==> flow/run.sh <==
#!/bin/bash
# the make line also repeats each setting of config.mk as NAME=value (left out here)
make -C /OpenROAD-flow-scripts/flow DESIGN_CONFIG=/design/flow/config.mk WORK_HOME=/design/flow/orfs CLKGATE_MAP_FILE= finish
==> flow/config.mk <==
export PLATFORM = sky130hd
export DESIGN_NAME = mem_ram
export DESIGN_NICKNAME = mem_ram
export VERILOG_FILES = /design/flow/design.v
export SDC_FILE = /design/flow/constraint.sdc
export NUM_CORES = 4
export LEC_CHECK = 0
export CAP_MARGIN = 0
export CORE_MARGIN = 2
export CORE_UTILIZATION = 69
export CTS_CLUSTER_SIZE = 50
export HOLD_SLACK_MARGIN = -0.08
export PLACE_DENSITY = 0.64
export SLEW_MARGIN = 35
==> flow/constraint.sdc <==
create_clock -name core_clock -period 6.67 [get_ports {clk}]
set_input_delay 1.3340 -clock core_clock [delete_from_list [all_inputs] [get_ports {clk}]]
set_output_delay 1.3340 -clock core_clock [all_outputs]
set_load 0.01 [all_outputs]
==> flow/design.v <==
module mult(input [3:0] a, input [3:0] b, output reg [8:0] c
    );
always@(*)
c= a*b;
endmodule
module ad(input [8:0] a1, input [8:0] b1, output reg [9:0] c1
    );
always@(*)
c1= a1+b1;
endmodule
module ad2(input [8:0] a2, input [9:0] b2, output reg [10:0] c2
    );
always@(*)
c2= a2+b2;
endmodule
module ad3(input [8:0] a3, input [10:0] b3, output reg [11:0] c3
    );
always@(*)
c3= a3+b3;
endmodule
`timescale 1ns / 1ps
module mem_ram (input clk, wren, 
                input [3:0] d11,input [3:0] d12,input [3:0] d13,input [3:0] d14,input [3:0] d15,input [3:0] d16,input [3:0] d17,input [3:0]d18,
					 input [3:0] d21,input [3:0] d22,input [3:0] d23,input [3:0] d24,input [3:0] d25,input [3:0] d26,input [3:0] d27,input [3:0]d28,
					 input [3:0] d31,input [3:0] d32,input [3:0] d33,input [3:0] d34,input [3:0] d35,input [3:0] d36,input [3:0] d37,input [3:0]d38,
					 input [3:0] d41,input [3:0] d42,input [3:0] d43,input [3:0] d44,input [3:0] d45,input [3:0] d46,input [3:0] d47,input [3:0]d48,
					 input [3:0] r1,input [3:0] r2,
					 input [3:0] r3,input [3:0] r4,
					 output [11:0] w_sum11,
					 output [11:0] w_sum12,
					 output [11:0] w_sum13,
					 output [11:0] w_sum14,
					 output [11:0] w_sum15,
					 output [11:0] w_sum16,
					 output [11:0] w_sum17,
					 output [11:0] w_sum18
					 );
  reg [31:0] mem [3:0];  
  wire [8:0] p11, p21,p31,p41;
  wire [8:0] p12, p22,p32,p42;
  wire [8:0] p13, p23,p33,p43;
  wire [8:0] p14, p24,p34,p44;
  wire [8:0] p15, p25,p35,p45;
  wire [8:0] p16, p26,p36,p46;
  wire [8:0] p17, p27,p37,p47;
  wire [8:0] p18, p28,p38,p48;
wire [9:0] s11,s12,s13,s14,s15,s16,s17,s18;
wire [10:0] s21,s22,s23,s24,s25,s26,s27,s28;
wire [11:0] s31,s32,s33,s34,s35,s36,s37,s38;
  always @(posedge clk) 
      begin
            if (wren) begin
                mem[0][31-:4]<=d11;
					 mem[0][27-:4] <=d12;
					 mem[0][23-:4]<=d13;
					 mem[0][19-:4]<=d14;
					 mem[0][15-:4]<=d15;
					 mem[0][11-:4]<=d16;
					 mem[0][7-:4]<=d17;
					 mem[0][3-:4]<=d18;
					 mem[1][31-:4]<=d21;
					 mem[1][27-:4] <=d22;
					 mem[1][23-:4]<=d23;
					 mem[1][19-:4]<=d24;
					 mem[1][15-:4]<=d25;
					 mem[1][11-:4]<=d26;
					 mem[1][7-:4]<=d27;
					 mem[1][3-:4]<=d28;
					 mem[2][31-:4]<=d31;
					 mem[2][27-:4] <=d32;
					 mem[2][23-:4]<=d33;
					 mem[2][19-:4]<=d34;
					 mem[2][15-:4]<=d35;
					 mem[2][11-:4]<=d36;
					 mem[2][7-:4]<=d37;
					 mem[2][3-:4]<=d38;
					 mem[3][31-:4]<=d41;
					 mem[3][27-:4] <=d42;
					 mem[3][23-:4]<=d43;
					 mem[3][19-:4]<=d44;
					 mem[3][15-:4]<=d45;
					 mem[3][11-:4]<=d46;
					 mem[3][7-:4]<=d47;
					 mem[3][3-:4]<=d48;
            end
		end		 
generate
   mult m11(.a(r1),
				.b(mem[0][31-:4]),
				.c(p11) 
				);
	mult m21(
	         .a(r2),
				.b(mem[1][31-:4]),
				.c(p21)
	         );		
   mult m31(
	         .a(r3),
				.b(mem[2][31-:4]),
				.c(p31)
	         );		
   mult m41(
	         .a(r4),
				.b(mem[3][31-:4]), 
				.c(p41)
	         );	
  ad add11 ( 
            .a1(p11),
				.b1(p21),
				.c1(s11)
           );  
  ad2 add21 (
            .b2(s11),
				.a2(p31),
				.c2(s21)
          );
  ad3 add31 (
             .b3(s21),
				 .a3(p41),
				 .c3(s31)
				 );
    mult m12(.a(r1),
				.b(mem[0][27-:4]),
				.c(p12)
				);
	mult m22(
	         .a(r2),
				.b(mem[1][27-:4]),
				.c(p22)
	         );		
   mult m32(
	         .a(r3),
				.b(mem[2][27-:4]),
				.c(p32)
	         );		
   mult m42(
	         .a(r4),
				.b(mem[3][27-:4]), 
				.c(p42)
	         );	
  ad add12 ( 
            .a1(p12),
				.b1(p22),
				.c1(s12)
           );  
  ad2 add22 (
            .b2(s12),
				.a2(p32),
				.c2(s22)
          );
  ad3 add32 (
             .b3(s22),
				 .a3(p42),
				 .c3(s32)
				 );
   mult m13(.a(r1),
				.b(mem[0][23-:4]),
				.c(p13)
				);
	mult m23(
	         .a(r2),
				.b(mem[1][23-:4]),
				.c(p23)
	         );		
   mult m33(
	         .a(r3),
				.b(mem[2][23-:4]),
				.c(p33)
	         );		
   mult m43(
	         .a(r4),
				.b(mem[3][23-:4]), 
				.c(p43)
	         );	
  ad add13 ( 
            .a1(p13),
				.b1(p23),
				.c1(s13)
           );  
  ad2 add23 (
            .b2(s13),
				.a2(p33),
				.c2(s23)
          );
  ad3 add33 (
             .b3(s23),
				 .a3(p43),
				 .c3(s33)
				 );
  mult m14(.a(r1),
				.b(mem[0][19-:4]),
				.c(p14)
				);
	mult m24(
	         .a(r2),
				.b(mem[1][19-:4]),
				.c(p24)
	         );		
   mult m34(
	         .a(r3),
				.b(mem[2][19-:4]),
				.c(p34)
	         );		
   mult m44(
	         .a(r4),
				.b(mem[3][19-:4]), 
				.c(p44)
	         );	
  ad add14 ( 
            .a1(p14),
				.b1(p24),
				.c1(s14)
           );  
  ad2 add24 (
            .b2(s14),
				.a2(p34),
				.c2(s24)
          );
  ad3 add34 (
             .b3(s24),
				 .a3(p44),
				 .c3(s34)
				 );
  mult m15(.a(r1),
				.b(mem[0][15-:4]),
				.c(p15)
				);
	mult m25(
	         .a(r2),
				.b(mem[1][15-:4]),
				.c(p25)
	         );		
   mult m35(
	         .a(r3),
				.b(mem[2][15-:4]),
				.c(p35)
	         );		
   mult m45(
	         .a(r4),
				.b(mem[3][15-:4]), 
				.c(p45)
	         );	
  ad add15 ( 
            .a1(p15),
				.b1(p25),
				.c1(s15)
           );  
  ad2 add25 (
            .b2(s15),
				.a2(p35),
				.c2(s25)
          );
  ad3 add35 (
             .b3(s25),
				 .a3(p45),
				 .c3(s35)
				 );
   mult m16(.a(r1),
				.b(mem[0][11-:4]),
				.c(p16)
				);
	mult m26(
	         .a(r2),
				.b(mem[1][11-:4]),
				.c(p26)
	         );		
   mult m36(
	         .a(r3),
				.b(mem[2][11-:4]),
				.c(p36)
	         );		
   mult m46(
	         .a(r4),
				.b(mem[3][11-:4]), 
				.c(p46)
	         );	
  ad add16 ( 
            .a1(p16),
				.b1(p26),
				.c1(s16)
           );  
  ad2 add26 (
            .b2(s16),
				.a2(p36),
				.c2(s26)
          );
  ad3 add36 (
             .b3(s26),
				 .a3(p46),
				 .c3(s36)
				 );
   mult m17(.a(r1),
				.b(mem[0][7-:4]),
				.c(p17)
				);
	mult m27(
	         .a(r2),
				.b(mem[1][7-:4]),
				.c(p27)
	         );		
   mult m37(
	         .a(r3),
				.b(mem[2][7-:4]),
				.c(p37)
	         );		
   mult m47(
	         .a(r4),
				.b(mem[3][7-:4]), 
				.c(p47)
	         );	
  ad add17 ( 
            .a1(p17),
				.b1(p27),
				.c1(s17)
           );  
  ad2 add27 (
            .b2(s17),
				.a2(p37),
				.c2(s27)
          );
  ad3 add37 (
             .b3(s27),
				 .a3(p47),
				 .c3(s37)
				 );
  mult m18(.a(r1),
				.b(mem[0][3-:4]),
				.c(p18)
				);
	mult m28(
	         .a(r2),
				.b(mem[1][3-:4]),
				.c(p28)
	         );		
   mult m38(
	         .a(r3),
				.b(mem[2][3-:4]),
				.c(p38)
	         );		
   mult m48(
	         .a(r4),
				.b(mem[3][3-:4]), 
				.c(p48)
	         );	
  ad add18 ( 
            .a1(p18),
				.b1(p28),
				.c1(s18)
           );  
  ad2 add28 (
            .b2(s18),
				.a2(p38),
				.c2(s28)
          );
  ad3 add38 (
             .b3(s28),
				 .a3(p48),
				 .c3(s38)
				 );
assign w_sum11 =s31;
assign w_sum12 =s32;
assign w_sum13 =s33;
assign w_sum14 =s34;
assign w_sum15 =s35;
assign w_sum16 =s36;
assign w_sum17 =s37;
assign w_sum18 =s38;
endgenerate
endmodule
==> out/metrics.yaml, run 1 <==
status: "failed layout checks"
failed_checks: "setup timing"
ys_seq_frac: 0.176
grt_max_degree: 66
crit_top_cell: "fa_1"
root_buffer: "clkbuf_16"
layout.nets: 3462
max_freq_mhz: 124
cts_tree: "done"
synth_top_cell_by_area: "fa_1"
setup_ws_ns: -1.43
wl_per_cell_um: 32.6
yosysTopAreaCellShare: 0.352
min_period_ns: 8.10
grt_util_all_layers: 0.476
cp-end-kind: "output port"
hold_viol: 0
holdPathStages: 1
crit_end: "w_sum11[10]"
synth-simple-area-share: 0.143
min_from: "wren"
worstSetupPathType: "input pin to output port"
rows: 65
antenna_found_initial: 22
die_x_um: 182
logic_family: "adder cells"
dr_total_vias: 21300
top_cells_by_count: "inv_1, fa_1, and2_1"
synth-adder-area-share: 0.517
cts_hold_buf: 0
synth_cell_type_count: 41
numSynthFlops: 128
tightestPinTransition_ns: 0.580
grt_pass1_vias: 21500
firstDrtPassIters: 14
maxSlewHeadroom: 0.612
yosys.area_share.aoi: 0.0384
htree_num_levels: 4
die_h_um: 182
yosys_warnings: 7
crit_path_cell_trace: "buf_6, bufbuf_16, buf_4, and2_1, ha_1, inv_1, fa_1, inv_1, fa_1, fa_1, inv_1, fa_1, fa_1, inv_2, ha_4, a211o_1, a21oi_2, a21oi_2, o21a_1, buf_2"
warnings: 34
grt-ovfl-total: 0
topCellsByArea: "fa_1, edfxtp_1, ha_1"
dp_hpwl_um: 41800
rsz0062_at_grt: "true"
postSynthCellCount: 2174
ys_sh_xor: 0.0136
grt_first_pass_wirelength_um: 116000
cp-start-kind: "input pin"
n_fill_cell: 851
top_cell: "inv_1"
area_growth_pct: 35.7
critPathSlowestCell: "fa_1"
async_reset_ff_frac: 0
yosys_cells: 2174
syn_area_per_cell_um2: 10.0
cp_top_family: "adder cells"
critPathMaxStageDelay_ns: 0.58
fp_util: 0.696
critPathRequiredTime_ns: 5.34
setup_violations: 66
layout_worst_path_cycle_share: 1.21
hp-class: "input pin to register"
syn_area_um2: 21800
clockBufferDepth: 2
drtIter0Drc: 3596
path_depth: 20
maxSlewViolCount: 0
crit_path_start: "r1[0]"
drt-total-wl_um: 101000
cts_buffers: 17
io_buffer_count: 233
dieArea_um2: 33100
clock_sinks: 128
cp_num_buf_inv: 8
edf_count: 128
core-area_um2: 31400
path_clk_slew_ns: 0.06
holdPathEnd: "mem[3][25]"
worstPathMaxFanout: 6
antenna_left: 0
cp.arrival_ns: 6.76
yosys_area_um2: 21800
mux_share: 0.00275
tns_ns: -59.11
drc: 0
maxCapViolations: 0
vias_per_cell: 6.90
num_io_pins: 242
ys.flop_type: "edfxtp_1"
gp_congestion: 0.871
==> metrics by stage <==
stage,utilization,hold WS (ns),setup WS [ns],instances,area (µm²)
3_5_place_dp,0.845,1.89,-1.45,2929,26500
6_report,0.945,1.31,-1.43,3084,29700
5_1_grt,0.944,1.33,-1.41,3073,29600
4_1_cts,0.916,1.42,-0.704,3029,28800
3_3_place_gp,0.845,1.89,-1.39,2929,26500
2_1_floorplan,-,1.43,-0.271,2181,22600
==> timing repair <==
| action | CTS | global route |
|---|---|---|
| cloned | 27 | 0 |
| setup endpoints to repair | 72 | 67 |
| pin swaps | 173 | 144 |
| gates resized | 529 | 174 |
| setup buffers | 43 | 35 |
==> final cells by class <==
cell class                 instances  area, µm²  share of cell area
clock buffer                      17        425              0.0143
timing repair buffer             500       5260               0.177
inverter                         575       2160              0.0729
antenna                           26       65.1             0.00219
tap                              402        503              0.0170
clock inverter                    14        189             0.00637
sequential                       128       3840               0.130
multi-input combinational       1422      17200               0.580
==> metal layers <==
layer	GRT usage	share of wire	vias to the layer above
met5	0	0.0048	-
met4	0.419	0.13	22
met3	0.158	0.17	1309
met2	0.780	0.42	2612
met1	0.490	0.27	9830
li1	-	-	7502
==> run 2, diff against run 1 <==
Settings changed: CAP_MARGIN 0 to 20, CELL_PAD_IN_SITES_GLOBAL_PLACEMENT set to 3, CORE_UTILIZATION 69 to 18, CTS_CLUSTER_SIZE 50 to unset, GPL_TIMING_DRIVEN set to 0, HOLD_SLACK_MARGIN -0.08 to 0.07, PLACE_DENSITY 0.64 to unset, PLACE_DENSITY_LB_ADDON set to 0.09, SETUP_SLACK_MARGIN set to 0.31, TNS_END_PERCENT set to 40.
Clock period 6.67 ns to 12.6 ns, I/O delays scaled along.
==> run 2 against run 1 <==
  * The run now finishes clean
  * Worst hold slack better by 1.1 ns
  * Final cell count up 32%
  * Clock-buffer cell count unchanged
  * Sequential share of layout area up 1.1 points
  * Wire length down 15%
  * Core utilization down 72 points
  * Non-clock buffer count down 197
  * Worst setup slack better by 2.5 ns
  * First-iteration DRC count down 84%
  * Critical path type unchanged
==> out/metrics.yaml, run 2 <==
status: "finished clean"
io_buffer_count: 233  # unchanged
rows: 127  # +95%
cts_hold_buf: 0  # unchanged
gp_congestion: 0.719  # -18%
cp-end-kind: "output port"
dieArea_um2: 124000  # +280%
edf_count: 128  # unchanged
path_depth: 19  # -5.0%
hold_viol: 0  # unchanged
grt-ovfl-total: 0  # unchanged
maxSlewViolCount: 0  # unchanged
die_x_um: 352  # +94%
min_period_ns: 11.48
yosys.area_share.aoi: 0.0384  # unchanged
yosys_warnings: 7  # unchanged
tns_ns: 0  # +59.11 ns
vias_per_cell: 3.72  # -46%
wl_per_cell_um: 20.9  # -36%
warnings: 26  # -24%
drt-total-wl_um: 85200  # -15%
root_buffer: "clkbuf_16"
top_cells_by_count: "inv_1, fa_1, and2_1"
crit_path_cell_trace: "clkdlybuf4s50_1, clkbuf_2, buf_16, nand2_1, fa_1, fa_1, fa_1, inv_1, fa_1, inv_1, fa_1, inv_1, ha_1, fa_1, a211o_1, a21oi_2, a21oi_1, nor2b_1, clkdlybuf4s50_1"
cp_top_family: "adder cells"
holdPathEnd: "mem[3][23]"
num_io_pins: 242  # unchanged
fin_area_um2: 27300  # -8.1%
drc: 0  # unchanged
cp.arrival_ns: 8.96  # +2.20 ns
critPathRequiredTime_ns: 10.08  # +4.74 ns
firstDrtPassIters: 4  # -10
grt_first_pass_wirelength_um: 124000  # +6.8%
synth_top_cell_by_area: "fa_1"
synth-adder-area-share: 0.517  # unchanged
top_cell: "inv_1"
post_dp_cell_area_um2: 26600  # +0.27%
cp-start-kind: "input pin"
fp_util: 0.182  # -0.514
cp_num_buf_inv: 7  # -1
crit_path_start: "r4[1]"
hp-class: "input pin to register"
core-area_um2: 120000  # +280%
setup_violations: 0  # -100%
yosysTopAreaCellShare: 0.352  # unchanged
mux_share: 0.00275  # unchanged
ys_seq_frac: 0.176  # unchanged
crit_top_cell: "fa_1"
dp_hpwl_um: 70600  # +69%
critPathSlowestCell: "clkdlybuf4s50_1"
whs_ns: 2.38  # +1.07 ns
antenna_found_initial: 36  # +64%
postSynthCellCount: 2174  # unchanged
logic_family: "adder cells"
crit_end: "w_sum18[8]"
cts_tree: "done"
cts_resized: 0  # -100%
ys_sh_xor: 0.0136  # unchanged
syn_area_per_cell_um2: 10.0  # unchanged
layout_worst_path_cycle_share: 0.911  # -0.303
worstSetupPathType: "input pin to output port"
worstPathMaxFanout: 6  # unchanged
path_clk_slew_ns: 0.07  # about the same
max_freq_mhz: 87.1
htree_num_levels: 4  # unchanged
yosys_cells: 2174  # unchanged
clock_sinks: 128  # unchanged
antenna_left: 0  # unchanged
holdPathStages: 1  # unchanged
cts_buffers: 17  # unchanged
dr_total_vias: 15200  # -29%
die_h_um: 352  # +94%
rsz0062_at_grt: "false"
critPathMaxStageDelay_ns: 0.81  # +0.23 ns
maxSlewHeadroom: 0.402  # -0.210
maxCapViolations: 0  # unchanged
drtIter0Drc: 580  # -84%
post_cts_buffers: 0  # -100%
clockBufferDepth: 2  # unchanged
area_growth_pct: 24.8
yosys_area_um2: 21800  # unchanged
tightestPinTransition_ns: 0.897  # +0.317 ns
setup_ws_ns: 1.12  # +2.55 ns
min_from: "wren"
syn_area_um2: 21800  # unchanged
layout.nets: 3265  # -5.7%
grt_pass1_vias: 17200  # -20%
grt_max_degree: 55  # -17%
numSynthFlops: 128  # unchanged
place_ws_ns: 1.02  # +2.47 ns
synth-simple-area-share: 0.143  # unchanged
ys.flop_type: "edfxtp_1"
async_reset_ff_frac: 0  # unchanged
topCellsByArea: "fa_1, edfxtp_1, ha_1"
synth_cell_type_count: 41  # unchanged
grt_util_all_layers: 0.142  # -0.334
## run 2: final cells by class
cell class / count / area [µm²]
clock buffers: 17 / 425
inverters: 575 / 2160
repair buffers: 247 / 2660
flip-flops and latches: 128 / 3840
well taps: 1612 / 2020
fillers: 13200 / 92900
diodes: 14 / 35.0
plain buffers: 56 / 298
clock inverters: 14 / 190
multi-input cells: 1422 / 15600
## run 2: through the flow
step	utilization	cells
6_report	0.227	4085
3_3_place_gp	0.218	4026
3_5_place_dp	0.221	4040
5_1_grt	0.227	4071
2_1_floorplan	-	2181
4_1_cts	0.227	4071
## run 2: layer usage
layer  wire, µm  share of wire  track usage
met5         54        0.00063            0
met1      39400           0.46        0.191
met4        796         0.0093       0.0256
met2      41900           0.49        0.240
met3       3140          0.037       0.0228
==> run 3, diff against run 2 <==
Settings changed: CELL_PAD_IN_SITES_GLOBAL_PLACEMENT 3 to unset, CORE_UTILIZATION 18 to 64, CTS_CLUSTER_DIAMETER set to 291, CTS_CLUSTER_SIZE set to 100, GPL_TIMING_DRIVEN 0 to unset, HOLD_SLACK_MARGIN 0.07 to unset, PLACE_DENSITY set to 0.35, PLACE_DENSITY_LB_ADDON 0.09 to unset, SETUP_SLACK_MARGIN 0.31 to unset, SLEW_MARGIN 35 to 20, TNS_END_PERCENT 40 to 5.
Clock period 12.6 ns to 5.9 ns, I/O delays scaled along.
==> run 3 against run 2 <==
  * Now fails the layout checks on setup timing
  * Area after synthesis stayed put
  * Worst setup slack worse by 2.3 ns
  * Non-clock buffer count is 187 higher
  * Worst hold slack worse by 1.1 ns
  * Die size is 71% lower
  * Sequential share of layout area is 0.57 points lower
  * Critical endpoint is now w_sum12[10]
  * Largest cell class unchanged
==> out/metrics.yaml, run 3 <==
status: "failed layout checks"
failed_checks: "setup timing"
yosysTopAreaCellShare: 0.352  # unchanged
top_cells_by_count: "inv_1, fa_1, and2_1"
postSynthCellCount: 2174  # unchanged
path_depth: 19  # unchanged
min_period_ns: 7.07
route.met2.wl_um: 30400  # -27%
setup_violations: 68  # +68
wl_per_cell_um: 20.2  # -3.2%
critPathMaxStageDelay_ns: 0.54  # -0.27 ns
ys_sh_xor: 0.0136  # unchanged
drtIter0Drc: 1195  # +110%
maxSlewViolCount: 0  # unchanged
tightestPinTransition_ns: 0.873  # -0.0237 ns
synth-adder-area-share: 0.517  # unchanged
io_buffer_count: 233  # unchanged
dr_total_vias: 16800  # +11%
htree_num_levels: 4  # unchanged
clock_sinks: 128  # unchanged
maxSlewHeadroom: 0.418  # +0.0158
min_from: "d44[3]"
numSynthFlops: 128  # unchanged
whs_ns: 1.27  # -1.11 ns
worstPathMaxFanout: 7  # +1
gp_congestion: 0.859  # +19%
worstSetupPathType: "input pin to output port"
async_reset_ff_frac: 0  # unchanged
crit_path_cell_trace: "buf_8, buf_12, and2_4, fa_1, inv_1, fa_2, inv_2, fa_2, fa_2, inv_1, fa_2, inv_2, ha_4, fa_2, a211o_1, a21oi_2, a21oi_2, o21a_1, buf_2"
warnings: 31  # +19%
dp_hpwl_um: 41100  # -42%
cp_num_buf_inv: 7  # unchanged
setup_ws_ns: -1.17  # -2.29 ns
grt_util_all_layers: 0.373  # +0.231
mux_share: 0.00275  # unchanged
critPathSlowestCell: "fa_1"
ys_seq_frac: 0.176  # unchanged
antenna_found_initial: 3  # -92%
path_clk_slew_ns: 0.07  # about the same
grt_first_pass_wirelength_um: 99300  # -20%
place_ws_ns: -2.04  # -3.06 ns
cp_top_family: "adder cells"
layout.nets: 3452  # +5.7%
crit_top_cell: "fa_2"
rows: 67  # -47%
antenna_left: 0  # unchanged
topCellsByArea: "fa_1, edfxtp_1, ha_1"
drt-total-wl_um: 62600  # -27%
drc: 0  # unchanged
syn_area_per_cell_um2: 10.0  # unchanged
crit_path_start: "r1[0]"
fp_util: 0.650  # +0.468
core-area_um2: 33600  # -72%
tns_ns: -59.15  # -59.15 ns
cp-end-kind: "output port"
vias_per_cell: 5.43  # +46%
max_freq_mhz: 141
num_io_pins: 242  # unchanged
yosys_warnings: 7  # unchanged
ys.flop_type: "edfxtp_1"
crit_end: "w_sum12[10]"
synth_cell_type_count: 41  # unchanged
grt_pass1_vias: 18900  # +9.8%
logic_family: "adder cells"
hp-class: "input pin to register"
maxCapViolations: 0  # unchanged
edf_count: 128  # unchanged
dieArea_um2: 35600  # -71%
area_growth_pct: 30.0
cp-start-kind: "input pin"
cp.arrival_ns: 5.89  # -3.07 ns
rsz0062_at_grt: "true"
wl_met1_um: 22500  # -43%
firstDrtPassIters: 5  # +1
root_buffer: "clkbuf_16"
synth_top_cell_by_area: "fa_1"
yosys_area_um2: 21800  # unchanged
top_layer: "met4"
yosys.area_share.aoi: 0.0384  # unchanged
clockBufferDepth: 2  # unchanged
layout_worst_path_cycle_share: 1.20  # +0.287
holdPathEnd: "mem[3][19]"
die_h_um: 189  # -46%
synth-simple-area-share: 0.143  # unchanged
grt_max_degree: 85  # +55%
die_x_um: 189  # -46%
cts_tree: "done"
holdPathStages: 1  # unchanged
top_cell: "inv_1"
cts_buffers: 17  # unchanged
hold_viol: 0  # unchanged
critPathRequiredTime_ns: 4.72  # -5.36 ns
grt-ovfl-total: 0  # unchanged
yosys_cells: 2174  # unchanged
route.met3.wl_um: 5530  # +76%
syn_area_um2: 21800  # unchanged
run 3: layout make-up:
| class | count | area [µm²] |
|---|---|---|
| multi-input cells | 1422 | 16500 |
| inverters | 575 | 2160 |
| flip-flops and latches | 128 | 3840 |
| diodes | 7 | 17.5 |
| well taps | 448 | 561 |
| clock buffers | 18 | 429 |
| repair buffers | 490 | 4870 |
| clock inverters | 13 | 75.1 |
| fillers | 1884 | 5210 |
run 3: per-layer routing:
metal,vias up,global-route usage
met3,240,0.0736
met1,8356,0.450
met2,777,0.625
met5,-,0
li1,7458,-
met4,0,0.216
run 3: metrics by stage:
stage                     instances  area (µm²)   util
final                          3101       28400  0.845
after global routing           3094       28400  0.845
after CTS                      3089       28200  0.839
after detailed placement       3011       26500  0.789
after global placement         3011       26500  0.789
after floorplan                2181       22100      -
run 3: what timing repair did:
action | CTS | global route
resized | 488 | 93
setup buffers | 26 | 5
hold buffers | 0 | 0
cloned | 22 | 0
setup endpoints to repair | 73 | 72
pin swaps | 118 | 83
==> run 4, diff against run 3 <==
Settings changed: CORE_UTILIZATION 64 to 68, CTS_CLUSTER_DIAMETER 291 to 38, CTS_CLUSTER_SIZE 100 to unset, PLACE_DENSITY 0.35 to unset, TNS_END_PERCENT 5 to unset.
Clock period 5.9 ns to 7.09 ns, I/O delays scaled along.
==> run 4 against run 3 <==
  * Still fails the layout checks on setup timing
  * Worst hold slack improved by 0.23 ns
  * Non-clock buffer count decreased by 10
  * Critical path depth fell by 1
  * Design area grew 2.3%
  * Worst setup slack lost 0.083 ns
  * Flip-flop count is the same
  * Clock-buffer cell count increased by 2
  * Area after synthesis is the same
==> out/metrics.yaml, run 4 <==
status: "failed layout checks"
synth-simple-area-share: 0.143  # unchanged
yosys_area_um2: 21800  # unchanged
synth-adder-area-share: 0.517  # unchanged
cts_tree: "done"
tightestPinTransition_ns: 0.892  # +0.0193 ns
failed_checks: "setup timing"
drt-total-wl_um: 81000  # +29%
worstSetupPathType: "input pin to output port"
cts_buffers: 17  # unchanged
holdPathStages: 1  # unchanged
clockBufferDepth: 2  # unchanged
crit_path_start: "r2[2]"
met2_usage: 0.697  # +0.0720
path_clk_slew_ns: 0.06  # about the same
warnings: 32  # +3.2%
yosys_cells: 2174  # unchanged
cp_top_family: "adder cells"
async_reset_ff_frac: 0  # unchanged
hp-class: "input pin to register"
post-place-cells: 2909  # -3.4%
syn_area_um2: 21800  # unchanged
synth_top_cell_by_area: "fa_1"
grt_max_degree: 80  # -5.9%
postSynthCellCount: 2174  # unchanged
grt-ovfl-total: 0  # unchanged
maxCapViolations: 0  # unchanged
numSynthFlops: 128  # unchanged
fp_util: 0.691  # +0.0407
dp_hpwl_um: 40400  # -1.9%
die_x_um: 183  # -2.9%
layout_worst_path_cycle_share: 1.18  # -0.0215
htree_num_levels: 4  # unchanged
wl_per_cell_um: 26.6  # +32%
mux_share: 0.00275  # unchanged
syn_area_per_cell_um2: 10.0  # unchanged
setup_ws_ns: -1.25  # -0.0830 ns
grt_util_all_layers: 0.441  # +0.0680
logic_family: "adder cells"
drtIter0Drc: 2112  # +77%
layout.nets: 3442  # -0.29%
cts_hold_buf: 0  # unchanged
busiest_layer: "met2"
top_cell: "inv_1"
die_h_um: 183  # -2.9%
cp.arrival_ns: 6.92  # +1.03 ns
num_io_pins: 242  # unchanged
critPathRequiredTime_ns: 5.67  # +0.95 ns
grt_pass1_vias: 19900  # +5.4%
yosysTopAreaCellShare: 0.352  # unchanged
yosys.area_share.aoi: 0.0384  # unchanged
cp-end-kind: "output port"
dieArea_um2: 33600  # -5.8%
area_growth_pct: 33.0
io_buffer_count: 233  # unchanged
rows: 65  # -3.0%
cp-start-kind: "input pin"
maxSlewViolCount: 0  # unchanged
comb_area_um2: 16900  # +2.8%
instances_no_fill: 3047  # -1.7%
worstPathMaxFanout: 7  # unchanged
holdPathEnd: "mem[0][24]"
antenna_found_initial: 12  # +9
min_from: "d12[0]"
crit_end: "w_sum12[10]"
drc: 0  # unchanged
edf_count: 128  # unchanged
met1_usage: 0.515  # +0.0650
synth_cell_type_count: 41  # unchanged
ys_sh_xor: 0.0136  # unchanged
ys.flop_type: "edfxtp_1"
met3_usage: 0.117  # +0.0432
dr_total_vias: 18900  # +12%
hold_viol: 0  # unchanged
topCellsByArea: "fa_1, edfxtp_1, ha_1"
rsz0062_at_grt: "true"
setup_violations: 60  # -12%
top_cells_by_count: "inv_1, fa_1, and2_1"
maxSlewHeadroom: 0.405  # -0.0129
ys_seq_frac: 0.176  # unchanged
critPathMaxStageDelay_ns: 0.81  # +0.27 ns
core-area_um2: 31600  # -5.9%
path_depth: 18  # -1
crit_path_cell_trace: "buf_8, bufbuf_16, nand2_4, fa_1, inv_1, fa_1, fa_1, fa_1, fa_1, inv_1, fa_1, inv_2, ha_4, a211o_1, a21oi_2, a21oi_2, o21a_1, buf_2"
crit_top_cell: "fa_1"
grt_first_pass_wirelength_um: 108000  # +9.2%
vias_per_cell: 6.21  # +14%
clock_sinks: 128  # unchanged
firstDrtPassIters: 9  # +4
yosys_warnings: 7  # unchanged
gp_congestion: 0.879  # +2.4%
critPathSlowestCell: "fa_1"
regArea_um2: 3840  # unchanged
cp_num_buf_inv: 6  # -1
max_freq_mhz: 120
antenna_left: 0  # unchanged
min_period_ns: 8.34
n_fill_cell: 1107  # -41%
root_buffer: "clkbuf_16"
-- run 4: per-stage QoR --
step | utilization | hold slack [ns] | setup slack (ns) | cell area, µm² | TNS (ns)
4_1_cts | 0.897 | 1.50 | -0.487 | 28400 | -15.01
5_1_grt | 0.918 | 1.51 | -1.18 | 29000 | -34.40
2_1_floorplan | - | 1.52 | -0.0196 | 22100 | -0.0394
3_3_place_gp | 0.823 | 1.97 | -1.17 | 26000 | -62.24
3_5_place_dp | 0.823 | 1.98 | -1.30 | 26000 | -69.60
6_report | 0.918 | 1.50 | -1.25 | 29100 | -30.16
-- run 4: cell type report --
class	instances	share of cell area
well taps	402	0.0173
clock inverters	12	0.00383
diodes	8	0.000689
flip-flops and latches	128	0.132
multi-input cells	1422	0.582
inverters	575	0.0744
repair buffers	480	0.175
clock buffers	20	0.0150
-- run 4: timing repair --
action / CTS / global route
setup buffers: 44 / 37
gates resized: 568 / 153
setup endpoints to repair: 72 / 64
cloned: 28 / 0
pin swaps: 193 / 152
-- run 4: metal layers --
| layer | wire length (µm) | vias up | part of all wire |
|---|---|---|---|
| li1 | - | 7439 | - |
| met1 | 24600 | 9032 | 0.30 |
| met2 | 35800 | 1767 | 0.44 |
| met3 | 12100 | 688 | 0.15 |
| met4 | 8440 | 4 | 0.10 |
| met5 | 24 | - | 0.00030 |
==> run 5, diff against run 4 <==
Settings changed: CAP_MARGIN 20 to 30, CELL_PAD_IN_SITES_DETAIL_PLACEMENT set to 0, CELL_PAD_IN_SITES_GLOBAL_PLACEMENT set to 2, CORE_UTILIZATION 68 to 39, CTS_CLUSTER_DIAMETER 38 to 140, CTS_CLUSTER_SIZE set to 91, PLACE_DENSITY_LB_ADDON set to 0.25, SETUP_SLACK_MARGIN set to 1.82, SLEW_MARGIN 20 to 40, TNS_END_PERCENT set to 85.
Clock period 7.09 ns to 9.66 ns, I/O delays scaled along.
==> run 5 against run 4 <==
  * The run now finishes clean
  * Final cell count is 7.5% higher
  * Synthesized cell count stayed put
  * Largest cell class unchanged
  * Wire length is 19% lower
  * Design area is 0.98% lower
  * Sequential share of layout area is 0.13 points higher
  * Die size is 73% higher
  * Via count is 17% lower
  * Non-clock buffer count is 112 lower
  * Highest routed layer unchanged
  * First-iteration DRC count is 60% lower
==> out/metrics.yaml, run 5 <==
synth-simple-area-share: 0.143  # unchanged
ys_sh_xor: 0.0136  # unchanged
cp_num_buf_inv: 5  # -1
yosys_area_um2: 21800  # unchanged
critPathRequiredTime_ns: 7.73  # +2.06 ns
layout.nets: 3330  # -3.3%
met3_usage: 0.0425  # -0.0742
numSynthFlops: 128  # unchanged
critPathSlowestCell: "fa_2"
critPathMaxStageDelay_ns: 0.57  # -0.24 ns
tns_ns: 0  # +30.16 ns
status: "finished clean"
clockBufferDepth: 2  # unchanged
hold_viol: 0  # unchanged
synth_top_cell_by_area: "fa_1"
hp-class: "input pin to register"
worstPathMaxFanout: 7  # unchanged
path_clk_slew_ns: 0.07  # about the same
layout_worst_path_cycle_share: 0.892  # -0.285
mux_share: 0.00275  # unchanged
ys.flop_type: "edfxtp_1"
htree_num_levels: 4  # unchanged
maxCapViolations: 0  # unchanged
tightestPinTransition_ns: 0.795  # -0.0973 ns
die_x_um: 241  # +31%
crit_path_cell_trace: "buf_12, buf_12, and2_1, fa_2, fa_1, fa_2, fa_2, fa_1, inv_1, fa_1, inv_2, ha_4, a211o_1, a21oi_2, a21oi_2, o21a_1, buf_2"
dieArea_um2: 57900  # +73%
edf_count: 128  # unchanged
worstSetupPathType: "input pin to output port"
async_reset_ff_frac: 0  # unchanged
drtIter0Drc: 842  # -60%
rows: 86  # +32%
warnings: 29  # -9.4%
topCellsByArea: "fa_1, edfxtp_1, ha_1"
holdPathEnd: "mem[2][6]"
clock_sinks: 128  # unchanged
path_depth: 17  # -1
cp_top_family: "adder cells"
setup_violations: 0  # -100%
cp-start-kind: "input pin"
crit_path_start: "r2[2]"
io_buffer_count: 233  # unchanged
syn_area_per_cell_um2: 10.0  # unchanged
gp_congestion: 0.803  # -8.7%
synth-adder-area-share: 0.517  # unchanged
core-area_um2: 55200  # +74%
whs_ns: 1.99  # +0.486 ns
logic_family: "adder cells"
holdPathStages: 1  # unchanged
die_h_um: 241  # +31%
dr_total_vias: 15700  # -17%
root_buffer: "clkbuf_16"
yosysTopAreaCellShare: 0.352  # unchanged
busiest_layer: "met2"
dp_hpwl_um: 42000  # +4.1%
syn_area_um2: 21800  # unchanged
wl_per_cell_um: 20.0  # -25%
min_period_ns: 8.61
firstDrtPassIters: 5  # -4
ys_seq_frac: 0.176  # unchanged
grt_first_pass_wirelength_um: 99500  # -8.3%
met1_usage: 0.317  # -0.199
cp-end-kind: "output port"
cts_tree: "done"
grt_util_all_layers: 0.239  # -0.202
maxSlewHeadroom: 0.470  # +0.0649
met2_usage: 0.400  # -0.297
grt-ovfl-total: 0  # unchanged
area_growth_pct: 31.7
antenna_found_initial: 7  # -5
postSynthCellCount: 2174  # unchanged
cp.arrival_ns: 6.68  # -0.24 ns
fp_util: 0.396  # -0.295
min_from: "d37[2]"
crit_end: "w_sum18[10]"
drc: 0  # unchanged
num_io_pins: 242  # unchanged
cts_hold_buf: 0  # unchanged
top_cell: "inv_1"
grt_pass1_vias: 17500  # -12%
yosys_cells: 2174  # unchanged
vias_per_cell: 4.81  # -23%
yosys_warnings: 7  # unchanged
antenna_left: 0  # unchanged
rsz0062_at_grt: "true"
cts_buffers: 17  # unchanged
grt_max_degree: 83  # +3.8%
maxSlewViolCount: 0  # unchanged
max_freq_mhz: 116
drt-total-wl_um: 65400  # -19%
top_cells_by_count: "inv_1, fa_1, and2_1"
synth_cell_type_count: 41  # unchanged
yosys.area_share.aoi: 0.0384  # unchanged
## run 5: cell type report
class	count	area (µm²)
Multi-Input combinational cell	1422	17000
Clock buffer	19	433
Sequential cell	128	3840
Fill cell	5051	26400
Tap cell	748	936
Clock inverter	13	208
Timing Repair Buffer	368	4230
Antenna cell	2	5.00
Inverter	575	2160
## run 5: metal layers
layer	routed length [µm]	up-vias
met5	24	-
met4	1590	4
met3	4400	74
met2	31600	397
met1	27800	8074
li1	-	7199
## run 5: through the flow
stage	utilization	instances	setup WS, ns	instance area [µm²]
6_report	0.521	3275	1.05	28800
5_1_grt	0.521	3273	0.933	28800
4_1_cts	0.510	3254	0.977	28200
3_5_place_dp	0.467	3125	0.254	25800
3_3_place_gp	0.467	3125	0.300	25800
2_1_floorplan	-	2181	1.52	22600
## run 5: what timing repair did
item | in CTS | in global routing
gates resized | 495 | 122
setup buffers | 74 | 18
setup endpoints to repair | 72 | 71
gates cloned | 23 | 1
pin swaps | 170 | 146
==> run 6, diff against run 5 <==
Settings changed: CAP_MARGIN 30 to 20, CELL_PAD_IN_SITES_DETAIL_PLACEMENT 0 to unset, CELL_PAD_IN_SITES_GLOBAL_PLACEMENT 2 to unset, CORE_UTILIZATION 39 to 70, CTS_CLUSTER_DIAMETER 140 to unset, CTS_CLUSTER_SIZE 91 to unset, PLACE_DENSITY set to 0.95, PLACE_DENSITY_LB_ADDON 0.25 to unset, SETUP_SLACK_MARGIN 1.82 to unset, SLEW_MARGIN 40 to 20, TNS_END_PERCENT 85 to unset.
Clock period 9.66 ns to 7.06 ns, I/O delays scaled along.
==> run 6 against run 5 <==
  * The flow now stops in global routing (5_1_grt)
  * Die size decreased by 44%
  * Synthesized cell count unchanged
  * Area after synthesis unchanged
==> out/metrics.yaml, run 6 <==
status: "did not finish"
stop_stage: "global routing (5_1_grt)"
error: "[ERROR GRT-0116] Global routing finished with congestion. Check the congestion regions in the DRC Viewer."
num_io_pins: 242  # unchanged
topCellsByArea: "fa_1, edfxtp_1, ha_1"
io_buffer_count: 233  # unchanged
yosys_area_um2: 21800  # unchanged
dp_hpwl_um: 48600  # +16%
yosys_cells: 2174  # unchanged
synth-adder-area-share: 0.517  # unchanged
async_reset_ff_frac: 0  # unchanged
dieArea_um2: 32600  # -44%
root_buffer: "clkbuf_16"
die_h_um: 181  # -25%
top_cell: "inv_1"
syn_area_um2: 21800  # unchanged
synth-simple-area-share: 0.143  # unchanged
grt-ovfl-total: 1
yosys.area_share.aoi: 0.0384  # unchanged
synth_cell_type_count: 41  # unchanged
die_x_um: 181  # -25%
yosysTopAreaCellShare: 0.352  # unchanged
core-area_um2: 30700  # -44%
postSynthCellCount: 2174  # unchanged
cts_buffers: 17  # unchanged
synth_top_cell_by_area: "fa_1"
yosys_warnings: 7  # unchanged
ys_sh_xor: 0.0136  # unchanged
ys.flop_type: "edfxtp_1"
post_dp_cell_area_um2: 26100  # +1.1%
logic_family: "adder cells"
syn_area_per_cell_um2: 10.0  # unchanged
post-place-cells: 2907  # -7.0%
htree_num_levels: 4  # unchanged
ys_seq_frac: 0.176  # unchanged
clockBufferDepth: 2  # unchanged
mux_share: 0.00275  # unchanged
clock_sinks: 128  # unchanged
gp_congestion: 0.907  # +13%
place_ws_ns: -1.42  # -1.67 ns
edf_count: 128  # unchanged
top_cells_by_count: "inv_1, fa_1, and2_1"
grt_util_all_layers: 0.670
numSynthFlops: 128  # unchanged
rows: 64  # -26%
fp_util: 0.712  # +0.317
## run 6: per-layer routing
metal  track usage  overflow
met4         0.655         0
met1         0.664         0
met3         0.484         0
met2         0.882         1
met5        0.0948         0
## run 6: repair_timing
action,4_1_cts
buffers inserted,73
hold buffers,0
setup endpoints to repair,72
gates cloned,19
pin swaps,196
gates resized,594
==> run 7, diff against run 6 <==
Settings changed: CELL_PAD_IN_SITES_GLOBAL_PLACEMENT set to 2, CORE_ASPECT_RATIO set to 0.5, CORE_UTILIZATION 70 to 40, CTS_CLUSTER_DIAMETER set to 311, CTS_CLUSTER_SIZE set to 94, PLACE_DENSITY 0.95 to 0.42, SLEW_MARGIN 20 to 35, TNS_END_PERCENT set to 25.
Clock period 7.06 ns to 10.0 ns, I/O delays scaled along.
==> run 7 against run 6 <==
  * Synthesized cell count did not move
  * Area after synthesis did not move
  * Die size rose by 73%
  * Now clean on timing, DRC and antenna
==> out/metrics.yaml, run 7 <==
htree_num_levels: 4  # unchanged
synth_cell_type_count: 41  # unchanged
cts_hold_buf: 0  # unchanged
ys.flop_type: "edfxtp_1"
holdPathStages: 1
post-place-cells: 3094  # +6.4%
dieArea_um2: 56600  # +73%
drc: 0
grt_util_all_layers: 0.196
yosysTopAreaCellShare: 0.352  # unchanged
max_freq_mhz: 104
async_reset_ff_frac: 0  # unchanged
critPathMaxStageDelay_ns: 0.54
logic_family: "adder cells"
min_period_ns: 9.59
maxSlewViolCount: 0
met3_usage: 0.0249
critPathSlowestCell: "fa_1"
post_dp_cell_area_um2: 25100  # -3.6%
fp_util: 0.406  # -0.306
grt_max_degree: 82
fin_area_um2: 25600
top_cell: "inv_1"
post_cts_buffers: 0  # -100%
path_clk_slew_ns: 0.06
holdPathEnd: "mem[2][8]"
root_buffer: "clkbuf_16"
path_depth: 19
cp.arrival_ns: 7.59
whs_ns: 2.09
regArea_um2: 3840
antenna_left: 0
layout.nets: 3218
mux_share: 0.00275  # unchanged
yosys.area_share.aoi: 0.0384  # unchanged
crit_path_start: "r1[1]"
firstDrtPassIters: 5
met1_usage: 0.276
grt_first_pass_wirelength_um: 85400
tns_ns: 0
setup_violations: 0
gp_congestion: 0.794  # -12%
clock_sinks: 128  # unchanged
synth-adder-area-share: 0.517  # unchanged
layout_worst_path_cycle_share: 0.959
core-area_um2: 53800  # +76%
numSynthFlops: 128  # unchanged
rsz0062_at_grt: "false"
grt-ovfl-total: 0
critPathRequiredTime_ns: 8.00
comb_area_um2: 15600
status: "finished clean"
synth_top_cell_by_area: "fa_1"
worstSetupPathType: "input pin to output port"
cp-start-kind: "input pin"
ys_seq_frac: 0.176  # unchanged
instances_no_fill: 3126
worstPathMaxFanout: 32
maxSlewHeadroom: 0.414
clockBufferDepth: 2  # unchanged
area_growth_pct: 17.3
min_from: "d36[0]"
dr_total_vias: 14400
crit_top_cell: "fa_1"
rows: 60  # -6.3%
edf_count: 128  # unchanged
cp_top_family: "adder cells"
topCellsByArea: "fa_1, edfxtp_1, ha_1"
cts_buffers: 17  # unchanged
syn_area_um2: 21800  # unchanged
hold_viol: 0
antenna_found_initial: 1
top_cells_by_count: "inv_1, fa_1, and2_1"
warnings: 28
drtIter0Drc: 505
synth-simple-area-share: 0.143  # unchanged
yosys_area_um2: 21800  # unchanged
die_x_um: 335  # +85%
cp-end-kind: "output port"
syn_area_per_cell_um2: 10.0  # unchanged
yosys_cells: 2174  # unchanged
postSynthCellCount: 2174  # unchanged
crit_end: "w_sum12[8]"
n_fill_cell: 5226
cp_num_buf_inv: 7
num_io_pins: 242  # unchanged
met2_usage: 0.331
wl_per_cell_um: 16.4
cts_resized: 0  # -100%
io_buffer_count: 233  # unchanged
crit_path_cell_trace: "clkdlybuf4s50_1, buf_12, and2_1, fa_1, inv_1, fa_1, inv_1, fa_1, fa_1, inv_1, fa_1, fa_1, inv_1, ha_1, a211o_1, a21oi_2, a21oi_1, nor2b_1, clkdlybuf4s50_1"
cts_tree: "done"
tightestPinTransition_ns: 0.879
hp-class: "input pin to register"
dp_hpwl_um: 41100  # -16%
die_h_um: 169  # -6.3%
yosys_warnings: 7  # unchanged
drt-total-wl_um: 51300
vias_per_cell: 4.61
busiest_layer: "met2"
ys_sh_xor: 0.0136  # unchanged
grt_pass1_vias: 15700
maxCapViolations: 0
[run 7: per-stage QoR]
stage,utilization,setup WS (ns)
final,0.476,0.410
after global routing,0.476,0.134
after CTS,0.476,0.389
after detailed placement,0.467,0.408
after global placement,0.467,0.427
after floorplan,-,1.53
[run 7: per-layer routing]
layer / vias up / share of wire
met4: 0 / 0.0069
met5: - / 0
li1: 6970 / -
met2: 158 / 0.49
met3: 24 / 0.024
met1: 7244 / 0.48
[run 7: cell type report]
cell class / count / share of cell area
repair buffers: 256 / 0.101
clock inverters: 12 / 0.00288
flip-flops and latches: 128 / 0.150
multi-input cells: 1422 / 0.610
inverters: 575 / 0.0842
diodes: 2 / 0.000195
well taps: 713 / 0.0348
clock buffers: 18 / 0.0168
==> run 8, diff against run 7 <==
Settings changed: CAP_MARGIN 20 to 35, CELL_PAD_IN_SITES_GLOBAL_PLACEMENT 2 to unset, CORE_ASPECT_RATIO 0.5 to unset, CORE_UTILIZATION 40 to 68, CTS_CLUSTER_DIAMETER 311 to unset, CTS_CLUSTER_SIZE 94 to unset, HOLD_SLACK_MARGIN set to 0.29, PLACE_DENSITY 0.42 to unset, SETUP_SLACK_MARGIN set to -0.62, SLEW_MARGIN 35 to 20, TNS_END_PERCENT 25 to unset.
Clock period 10.0 ns to 6.67 ns, I/O delays scaled along.
==> run 8 against run 7 <==
  * Now fails the layout checks on setup timing
  * Design area rose by 12%
  * Sequential share of layout area shrank 1.7 points
  * Via count rose by 28%
  * Core utilization grew 43 points
  * Global-route usage increased by 25 points
  * First-iteration DRC count rose to 4.1 times the previous value
  * Final cell count down 2.8%
  * Clock-buffer cell count is 1 lower
  * Critical path type unchanged
==> out/metrics.yaml, run 8 <==
regArea_um2: 3840  # unchanged
clock_sinks: 128  # unchanged
antenna_found_initial: 5  # +4
yosys_warnings: 7  # unchanged
drt-total-wl_um: 75700  # +48%
root_buffer: "clkbuf_16"
crit_path_cell_trace: "buf_16, and2_4, fa_1, inv_2, fa_2, inv_2, fa_2, fa_2, inv_2, fa_2, inv_2, ha_4, fa_2, a211o_1, a21oi_2, a21oi_2, o21a_1, buf_2"
postLayoutCoreUtil: 0.910  # +0.434
status: "failed layout checks"
fin_area_um2: 28800  # +12%
drc: 0  # unchanged
clockBufferDepth: 2  # unchanged
min_from: "wren"
mux_share: 0.00275  # unchanged
critPathMaxStageDelay_ns: 0.59  # +0.05 ns
min_period_ns: 7.53
antenna_left: 0  # unchanged
grt-ovfl-total: 0  # unchanged
rows: 65  # +8.3%
hold_viol: 0  # unchanged
edf_count: 128  # unchanged
topCellsByArea: "fa_1, edfxtp_1, ha_1"
dieArea_um2: 33600  # -41%
crit_end: "w_sum12[10]"
busiest_layer: "met2"
synth_cell_type_count: 41  # unchanged
drtIter0Drc: 2058  # +310%
holdPathEnd: "mem[3][21]"
warnings: 30  # +7.1%
crit_path_start: "r2[3]"
num_io_pins: 242  # unchanged
cp.arrival_ns: 6.20  # -1.39 ns
cp-start-kind: "input pin"
yosysTopAreaCellShare: 0.352  # unchanged
ys_seq_frac: 0.176  # unchanged
vias_per_cell: 6.06  # +32%
syn_area_per_cell_um2: 10.0  # unchanged
async_reset_ff_frac: 0  # unchanged
met2_usage: 0.688  # +0.356
synth-simple-area-share: 0.143  # unchanged
io_buffer_count: 233  # unchanged
grt_first_pass_wirelength_um: 109000  # +28%
cp_top_family: "adder cells"
n_fill_cell: 1215  # -77%
worstSetupPathType: "input pin to output port"
synth-adder-area-share: 0.517  # unchanged
critPathSlowestCell: "fa_2"
yosys_cells: 2174  # unchanged
tightestPinTransition_ns: 0.697  # -0.182 ns
grt_util_all_layers: 0.445  # +0.249
path_clk_slew_ns: 0.08  # +0.02 ns
postSynthCellCount: 2174  # unchanged
post_dp_cell_area_um2: 25900  # +3.3%
top_cells_by_count: "inv_1, fa_1, and2_1"
ys_sh_xor: 0.0136  # unchanged
core-area_um2: 31600  # -41%
synth_top_cell_by_area: "fa_1"
maxSlewHeadroom: 0.536  # +0.121
yosys.area_share.aoi: 0.0384  # unchanged
cts_buffers: 17  # unchanged
maxSlewViolCount: 0  # unchanged
layout_worst_path_cycle_share: 1.13  # +0.170
rsz0062_at_grt: "true"
die_h_um: 183  # +8.3%
holdPathStages: 1  # unchanged
worstPathMaxFanout: 6  # -81%
gp_congestion: 0.874  # +10%
cts_tree: "done"
critPathRequiredTime_ns: 5.34  # -2.66 ns
place_ws_ns: -1.63  # -2.03 ns
maxCapViolations: 0  # unchanged
layout.nets: 3431  # +6.6%
path_depth: 18  # -1
firstDrtPassIters: 6  # +1
numSynthFlops: 128  # unchanged
grt_max_degree: 50  # -39%
hp-class: "input pin to register"
met1_usage: 0.495  # +0.219
syn_area_um2: 21800  # unchanged
logic_family: "adder cells"
setup_violations: 67  # +67
crit_top_cell: "fa_2"
cp_num_buf_inv: 6  # -1
max_freq_mhz: 133
wl_per_cell_um: 24.9  # +52%
yosys_area_um2: 21800  # unchanged
htree_num_levels: 4  # unchanged
failed_checks: "setup timing"
cp-end-kind: "output port"
dr_total_vias: 18400  # +28%
setup_ws_ns: -0.863  # -1.27 ns
met3_usage: 0.157  # +0.132
area_growth_pct: 31.8
grt_pass1_vias: 20300  # +29%
ys.flop_type: "edfxtp_1"
comb_area_um2: 17000  # +9.0%
fp_util: 0.691  # +0.285
die_x_um: 183  # -45%
top_cell: "inv_1"
dp_hpwl_um: 41900  # +2.1%
-- run 8: layout make-up --
type                            count  share of cell area
Clock buffer                       17              0.0148
Clock inverter                     15             0.00513
Inverter                          575              0.0751
Tap cell                          402              0.0175
Sequential cell                   128               0.134
Antenna cell                        9            0.000782
Timing Repair Buffer              469               0.161
Multi-Input combinational cell   1422               0.592
-- run 8: per-layer routing --
metal  vias up  wire length, µm
li1       7422                -
met1      8890            23700
met2      1465            35300
met3       618             9360
met4         0             7330
met5         -                0
-- run 8: metrics by stage --
step,std cells,TNS (ns),hold WS (ns)
4_1_cts,3022,-37.05,1.35
3_5_place_dp,2928,-90.03,1.84
3_3_place_gp,2928,-84.23,1.83
5_1_grt,3030,-44.30,1.37
6_report,3037,-38.34,1.36
2_1_floorplan,2181,-15.34,1.43
-- run 8: what timing repair did --
item,4_1_cts,5_1_grt
resized,495,232
gates cloned,25,4
pin swaps,168,171
hold buffers,0,0
setup buffers,48,49
hold endpoints to repair,0,0
endpoints found under the setup margin,64,61
==> run 9, diff against run 8 <==
Settings changed: CAP_MARGIN 35 to 20, CORE_UTILIZATION 68 to 67, CTS_CLUSTER_SIZE set to 50, HOLD_SLACK_MARGIN 0.29 to unset, SETUP_SLACK_MARGIN -0.62 to unset.
Clock period 6.67 ns to 7.02 ns, I/O delays scaled along.
==> run 9 against run 8 <==
  * Still fails the layout checks on setup timing
  * Wire length shrank 3.9%
  * Non-clock buffer count grew 2
  * Core utilization shrank 1.4 points
  * Flip-flop count is the same
  * Worst hold slack gained 0.13 ns
  * Global-route usage shrank 2.4 points
  * Via count shrank 2.0%
  * Sequential share of layout area shrank 0.067 points
  * Critical endpoint is now w_sum17[8]
  * Largest cell class unchanged
  * Highest routed layer is now met5
==> out/metrics.yaml, run 9 <==
worstSetupPathType: "input pin to output port"
gp_congestion: 0.917  # +4.8%
critPathMaxStageDelay_ns: 0.57  # -0.02 ns
maxSlewHeadroom: 0.449  # -0.0868
synth-adder-area-share: 0.517  # unchanged
hold_viol: 0  # unchanged
status: "failed layout checks"
drc: 0  # unchanged
grt_util_all_layers: 0.422  # -0.0236
hp-class: "input pin to register"
postSynthCellCount: 2174  # unchanged
async_reset_ff_frac: 0  # unchanged
dr_total_vias: 18000  # -2.0%
fp_util: 0.677  # -0.0139
yosys_area_um2: 21800  # unchanged
drtIter0Drc: 1848  # -10%
yosys_warnings: 7  # unchanged
num_io_pins: 242  # unchanged
cp_top_family: "adder cells"
numSynthFlops: 128  # unchanged
maxSlewViolCount: 0  # unchanged
grt_max_degree: 79  # +58%
vias_per_cell: 5.86  # -3.2%
rows: 66  # +1.5%
maxCapViolations: 0  # unchanged
mux_share: 0.00275  # unchanged
setup_ws_ns: -0.792  # +0.0716 ns
logic_family: "adder cells"
busiest_layer: "met2"
clockBufferDepth: 2  # unchanged
root_buffer: "clkbuf_16"
warnings: 31  # +3.3%
topCellsByArea: "fa_1, edfxtp_1, ha_1"
dieArea_um2: 34100  # +1.5%
crit_path_start: "r2[3]"
antenna_found_initial: 9  # +4
n_fill_cell: 1361  # +12%
met3_usage: 0.126  # -0.0314
path_clk_slew_ns: 0.06  # -0.02 ns
yosysTopAreaCellShare: 0.352  # unchanged
cts_buffers: 17  # unchanged
holdPathStages: 1  # unchanged
core-area_um2: 32300  # +2.1%
max_freq_mhz: 128
die_x_um: 185  # +0.73%
min_from: "d46[3]"
yosys.area_share.aoi: 0.0384  # unchanged
cts_tree: "done"
htree_num_levels: 4  # unchanged
antenna_left: 0  # unchanged
wl_per_cell_um: 23.7  # -5.1%
layout_worst_path_cycle_share: 1.11  # -0.0167
cp_num_buf_inv: 10  # +4
top_cell: "inv_1"
holdPathEnd: "mem[3][11]"
critPathSlowestCell: "fa_1"
grt-ovfl-total: 0  # unchanged
firstDrtPassIters: 7  # +1
worstPathMaxFanout: 10  # +4
cp-start-kind: "input pin"
die_h_um: 185  # +0.73%
syn_area_per_cell_um2: 10.0  # unchanged
setup_violations: 57  # -15%
cp-end-kind: "output port"
comb_area_um2: 16900  # -0.89%
fin_area_um2: 28900  # +0.50%
crit_path_cell_trace: "buf_12, buf_12, buf_16, buf_4, and2_1, ha_2, inv_2, fa_1, fa_1, inv_2, fa_1, fa_1, inv_2, fa_1, inv_2, ha_4, buf_4, a21oi_2, o21ai_1, a211oi_2, nor2_1, buf_2"
top_cells_by_count: "inv_1, fa_1, and2_1"
grt_pass1_vias: 19300  # -4.7%
syn_area_um2: 21800  # unchanged
tightestPinTransition_ns: 0.827  # +0.130 ns
yosys_cells: 2174  # unchanged
layout.nets: 3433  # +0.058%
critPathRequiredTime_ns: 5.62  # +0.28 ns
regArea_um2: 3840  # unchanged
crit_end: "w_sum17[8]"
clock_sinks: 128  # unchanged
place_ws_ns: -1.33  # +0.296 ns
grt_first_pass_wirelength_um: 105000  # -3.7%
met1_usage: 0.491  # -0.00396
synth_top_cell_by_area: "fa_1"
dp_hpwl_um: 40700  # -2.9%
path_depth: 22  # +4
tns_ns: -23.02  # +15.32 ns
io_buffer_count: 233  # unchanged
cp.arrival_ns: 6.41  # +0.21 ns
ys_sh_xor: 0.0136  # unchanged
crit_top_cell: "fa_1"
synth_cell_type_count: 41  # unchanged
ys_seq_frac: 0.176  # unchanged
ys.flop_type: "edfxtp_1"
drt-total-wl_um: 72800  # -3.9%
min_period_ns: 7.81
failed_checks: "setup timing"
post_dp_cell_area_um2: 26200  # +0.85%
edf_count: 128  # unchanged
met2_usage: 0.679  # -0.00833
rsz0062_at_grt: "true"
synth-simple-area-share: 0.143  # unchanged
area_growth_pct: 32.4
-- run 9: timing repair --
item                       in CTS  in global routing
gates cloned                   25                  0
hold buffers                    0                  0
hold endpoints to repair        0                  0
resized                       546                183
buffers inserted               46                 27
setup endpoints to repair      72                 64
pin swaps                     178                181
-- run 9: stage by stage --
stage,hold WS [ns],cells,util
after floorplan,1.50,2181,-
final,1.49,3074,0.896
after detailed placement,1.96,2952,0.810
after global routing,1.50,3070,0.896
after global placement,1.96,2952,0.810
after CTS,1.49,3053,0.877
-- run 9: final cells by class --
| cell class | instances | area share |
|---|---|---|
| Clock buffer | 19 | 0.0150 |
| Tap cell | 442 | 0.0191 |
| Inverter | 575 | 0.0747 |
| Clock inverter | 12 | 0.00497 |
| Multi-Input combinational cell | 1422 | 0.584 |
| Sequential cell | 128 | 0.133 |
| Timing Repair Buffer | 471 | 0.169 |
| Antenna cell | 5 | 0.000432 |
-- run 9: routing by layer --
| metal | vias to the layer above | share of wire |
|---|---|---|
| met5 | - | 0.00055 |
| met4 | 4 | 0.086 |
| met3 | 445 | 0.12 |
| met2 | 1328 | 0.46 |
| met1 | 8833 | 0.33 |
| li1 | 7416 | - |
==> run 10, diff against run 9 <==
Settings changed: CORE_UTILIZATION 67 to 58, CTS_CLUSTER_SIZE 50 to unset.
Clock period 7.02 ns to 5.39 ns, I/O delays scaled along.
==> run 10 against run 9 <==
  * Still fails the layout checks on setup timing
  * Worst hold slack lost 0.34 ns
  * Global-route usage shrank 8.4 points
  * Flip-flop count is the same
  * Core utilization shrank 7.5 points
  * Critical path type unchanged
  * Highest routed layer unchanged
==> out/metrics.yaml, run 10 <==
grt_pass1_vias: 18900  # -2.2%
io_buffer_count: 233  # unchanged
drtIter0Drc: 776  # -58%
dp_hpwl_um: 42100  # +3.3%
crit_end: "w_sum12[8]"
wl_per_cell_um: 19.6  # -17%
post-place-cells: 3110  # +5.4%
maxSlewViolCount: 0  # unchanged
setup_ws_ns: -1.47  # -0.682 ns
postSynthCellCount: 2174  # unchanged
yosys.area_share.aoi: 0.0384  # unchanged
num_io_pins: 242  # unchanged
logic_family: "adder cells"
grt_util_all_layers: 0.338  # -0.0835
critPathMaxStageDelay_ns: 0.55  # -0.02 ns
yosysTopAreaCellShare: 0.352  # unchanged
yosys_warnings: 7  # unchanged
clockBufferDepth: 2  # unchanged
antenna_left: 0  # unchanged
hold_viol: 0  # unchanged
synth-simple-area-share: 0.143  # unchanged
layout_worst_path_cycle_share: 1.27  # +0.161
max_freq_mhz: 146
ys.flop_type: "edfxtp_1"
rows: 71  # +7.6%
warnings: 34  # +9.7%
dieArea_um2: 39200  # +15%
holdPathEnd: "mem[3][0]"
syn_area_per_cell_um2: 10.0  # unchanged
postLayoutCoreUtil: 0.821  # -0.0751
clock_sinks: 128  # unchanged
grt-ovfl-total: 0  # unchanged
crit_path_cell_trace: "buf_12, buf_12, and2_4, fa_1, inv_2, fa_1, inv_2, fa_2, fa_2, inv_2, fa_2, inv_2, ha_4, fa_2, a211o_1, a21oi_2, buf_4, o21ai_2, nor2b_1, buf_2"
path_clk_slew_ns: 0.07  # about the same
hp-class: "input pin to register"
synth_cell_type_count: 41  # unchanged
drt-total-wl_um: 63600  # -13%
grt_max_degree: 101  # +28%
cp_top_family: "adder cells"
core-area_um2: 37400  # +16%
cp.arrival_ns: 5.79  # -0.62 ns
fp_util: 0.584  # -0.0925
status: "failed layout checks"
yosys_cells: 2174  # unchanged
failed_checks: "setup timing"
crit_path_start: "r1[1]"
maxSlewHeadroom: 0.259  # -0.190
topCellsByArea: "fa_1, edfxtp_1, ha_1"
cp-start-kind: "input pin"
htree_num_levels: 4  # unchanged
min_period_ns: 6.86
whs_ns: 1.15  # -0.338 ns
setup_violations: 72  # +26%
grt_first_pass_wirelength_um: 97800  # -7.1%
antenna_found_initial: 8  # -1
ys_sh_xor: 0.0136  # unchanged
cts_buffers: 17  # unchanged
tightestPinTransition_ns: 1.11  # +0.284 ns
layout.nets: 3534  # +2.9%
gp_congestion: 0.867  # -5.4%
async_reset_ff_frac: 0  # unchanged
## run 10: timing repair
item | 4_1_cts | 5_1_grt
hold endpoints to repair | 0 | 0
gates resized | 655 | 153
gates cloned | 24 | 0
setup endpoints to repair | 80 | 78
pin swaps | 224 | 175
buffers inserted | 60 | 24
## run 10: layout make-up
cell class,count,area (µm²)
multi-input combinational,1422,17600
fill,2204,6690
timing repair buffer,572,5840
sequential,128,3840
inverter,575,2160
tap,511,639
clock buffer,17,425
clock inverter,15,159
antenna,4,10.0
## run 10: through the flow
| step | setup TNS [ns] | cell area [µm²] |
|---|---|---|
| after floorplan | -49.94 | 22700 |
| after global placement | -137.17 | 27400 |
| after detailed placement | -142.03 | 27400 |
| after CTS | -83.28 | 29900 |
| after global routing | -89.79 | 30700 |
| final | -81.63 | 30700 |
## run 10: layer usage
metal | wire [µm] | vias up | share of wire | track usage
li1 | - | 7616 | - | -
met1 | 22800 | 8542 | 0.36 | 0.393
met2 | 32700 | 573 | 0.51 | 0.594
met3 | 4990 | 158 | 0.078 | 0.0760
met4 | 3110 | 8 | 0.049 | 0.162
met5 | 55 | - | 0.00086 | 0
